// alu_top
module alu_top(clk, a, b, s, result, zero);
input clk;
input [15:0] a, b;
input [3:0] s;
output reg [15:0] result;
output reg zero;
reg [15:0] a_q, b_q;
reg [3:0] s_q;
wire [15:0] alu_result;
wire alu_zero;
always @(posedge clk) begin
    a_q <= a;
    b_q <= b;
    s_q <= s;
    result <= alu_result;
    zero <= alu_zero;
end
alu u_alu(.a(a_q), .b(b_q), .s(s_q), .result(alu_result), .zero_detection(alu_zero));
endmodule
Size: roughly 1,100 cells after synthesis, roughly 53 flip-flops, about 54 I/O pins.
clock: 6.65 ns
lec_check: 0
cap_margin: 20
core_margin: 2
core_utilization: 72
cts_cluster_diameter: 28
cts_cluster_size: 37
place_density_lb_addon: 0.29
setup_slack_margin: 1.34
slew_margin: 20
tns_end_percent: 5
run.sh (not shown) runs the stock make flow with config.mk's settings and CLKGATE_MAP_FILE=.
Rerun with:
==> flow/config.mk (replaced) <==
export PLATFORM = sky130hd
export DESIGN_NAME = alu_top
export DESIGN_NICKNAME = alu_top
export VERILOG_FILES = /design/flow/design.v
export SDC_FILE = /design/flow/constraint.sdc
export NUM_CORES = 4
export LEC_CHECK = 0
export ABC_AREA = 1
export CAP_MARGIN = 20
export CORE_MARGIN = 2
export CORE_UTILIZATION = 72
export CTS_CLUSTER_DIAMETER = 77
export PLACE_DENSITY = 0.37
export SETUP_SLACK_MARGIN = 0.76
export SLEW_MARGIN = 20
==> flow/constraint.sdc (replaced) <==
create_clock -name core_clock -period 5.77 [get_ports {clk}]
set_input_delay 1.1540 -clock core_clock [delete_from_list [all_inputs] [get_ports {clk}]]
set_output_delay 1.1540 -clock core_clock [all_outputs]
set_load 0.01 [all_outputs]
The changed run reached the layout checks and failed them: negative setup slack.
Cell count rises by 35%.
Synthesized area rises by 11%.
Via count rises by 28%.
Power rises by 35%.
Count of clock-buffer cells in the layout rises by 2.
Rerun with:
==> flow/config.mk (replaced) <==
export PLATFORM = sky130hd
export DESIGN_NAME = alu_top
export DESIGN_NICKNAME = alu_top
export VERILOG_FILES = /design/flow/design.v
export SDC_FILE = /design/flow/constraint.sdc
export NUM_CORES = 4
export LEC_CHECK = 0
export CAP_MARGIN = 35
export CORE_MARGIN = 2
export CORE_UTILIZATION = 72
export CTS_CLUSTER_DIAMETER = 30
export CTS_CLUSTER_SIZE = 50
export PLACE_DENSITY_LB_ADDON = 0.0
export SETUP_SLACK_MARGIN = 0.82
export SLEW_MARGIN = 20
==> flow/constraint.sdc (replaced) <==
create_clock -name core_clock -period 5.79 [get_ports {clk}]
set_input_delay 1.1580 -clock core_clock [delete_from_list [all_inputs] [get_ports {clk}]]
set_output_delay 1.1580 -clock core_clock [all_outputs]
set_load 0.01 [all_outputs]
After rerunning: With this change the flow never finished: it broke off in global routing on GRT-0232; synthesized cell count went down by about 27%; area after synthesis falls by 9.7%; die area shrinks by 9.4%.
Rerun with:
==> flow/config.mk (replaced) <==
export PLATFORM = sky130hd
export DESIGN_NAME = alu_top
export DESIGN_NICKNAME = alu_top
export VERILOG_FILES = /design/flow/design.v
export SDC_FILE = /design/flow/constraint.sdc
export NUM_CORES = 4
export LEC_CHECK = 0
export CAP_MARGIN = 20
export CORE_MARGIN = 2
export CORE_UTILIZATION = 70
export CTS_CLUSTER_DIAMETER = 31
export MAX_ROUTING_LAYER = met4
export SETUP_SLACK_MARGIN = -0.4
export SLEW_MARGIN = 20
==> flow/constraint.sdc (replaced) <==
create_clock -name core_clock -period 5.19 [get_ports {clk}]
set_input_delay 1.0380 -clock core_clock [delete_from_list [all_inputs] [get_ports {clk}]]
set_output_delay 1.0380 -clock core_clock [all_outputs]
set_load 0.01 [all_outputs]
What happened: The new run never finished: it broke off in global routing, error GRT-0232. Die size rose by 2.8%. Area after synthesis does not change. Synthesized cell count stays the same.

* * *

alu_top again, from the RTL that the note above started with.
==> flow/design.v (excerpt) <==
module alu_top(clk, a, b, s, result, zero);
input clk;
input [15:0] a, b;
input [3:0] s;
output reg [15:0] result;
output reg zero;
reg [15:0] a_q, b_q;
reg [3:0] s_q;
wire [15:0] alu_result;
wire alu_zero;
always @(posedge clk) begin
    a_q <= a;
    b_q <= b;
    s_q <= s;
    result <= alu_result;
    zero <= alu_zero;
end
alu u_alu(.a(a_q), .b(b_q), .s(s_q), .result(alu_result), .zero_detection(alu_zero));
endmodule
Settings: LEC_CHECK=0, CAP_MARGIN=35, CORE_ASPECT_RATIO=1.08, CORE_MARGIN=2, CORE_UTILIZATION=68, HOLD_SLACK_MARGIN=-0.08, MIN_ROUTING_LAYER=met1, SETUP_SLACK_MARGIN=1.54, SLEW_MARGIN=20, TNS_END_PERCENT=70; clock period 5.66 ns.
The first run did not get past global routing on GRT-0232.
==> next run, changes <==
--- a/flow/config.mk
+++ b/flow/config.mk
@@ -14 +14 @@
-export SETUP_SLACK_MARGIN = 1.54
+export SETUP_SLACK_MARGIN = 0.83
Result:
- This time the run ran to the end with violations: setup timing
- die size does not change
- synthesized cell count stays the same
- area after synthesis is unchanged
==> next run, changes <==
==> flow/config.mk (replaced) <==
export PLATFORM = sky130hd
export DESIGN_NAME = alu_top
export DESIGN_NICKNAME = alu_top
export VERILOG_FILES = /design/flow/design.v
export SDC_FILE = /design/flow/constraint.sdc
export NUM_CORES = 4
export LEC_CHECK = 0
export CAP_MARGIN = 20
export CORE_MARGIN = 2
export CORE_UTILIZATION = 40
export SLEW_MARGIN = 20
==> flow/constraint.sdc (replaced) <==
create_clock -name core_clock -period 5.15 [get_ports {clk}]
set_input_delay 1.0300 -clock core_clock [delete_from_list [all_inputs] [get_ports {clk}]]
set_output_delay 1.0300 -clock core_clock [all_outputs]
set_load 0.01 [all_outputs]
The changed run finished with setup timing left.
Power goes down by 8.5%.
Die area is higher by 67%.
Final area came out higher by 2.6%.
First-iteration DRC count is lower by 69%.
Combinational power drops by 12%.
Sequential share of layout area fell by 0.30 points.
==> next run, changes <==
--- a/flow/config.mk
+++ b/flow/config.mk
@@ -10 +10,4 @@
-export CORE_UTILIZATION = 40
+export CORE_UTILIZATION = 72
+export CTS_CLUSTER_DIAMETER = 28
+export PLACE_DENSITY_LB_ADDON = 0.29
+export SETUP_SLACK_MARGIN = 1.34
@@ -11,0 +15 @@
+export TNS_END_PERCENT = 5
==> flow/constraint.sdc (replaced) <==
create_clock -name core_clock -period 6.65 [get_ports {clk}]
set_input_delay 1.3300 -clock core_clock [delete_from_list [all_inputs] [get_ports {clk}]]
set_output_delay 1.3300 -clock core_clock [all_outputs]
set_load 0.01 [all_outputs]
After rerunning:
- The changed run completed with no timing, DRC or antenna violations
- final area is lower by 11%
- wire length is lower by 3.2%
- sequential power shrinks by 21%
- synthesized area is unchanged
- critical path depth grows by 1
- power shrinks by 35%
- setup slack improved by 1.4 ns
- hold slack got worse by 0.014 ns
Power is estimated from default activity; no workload was simulated.
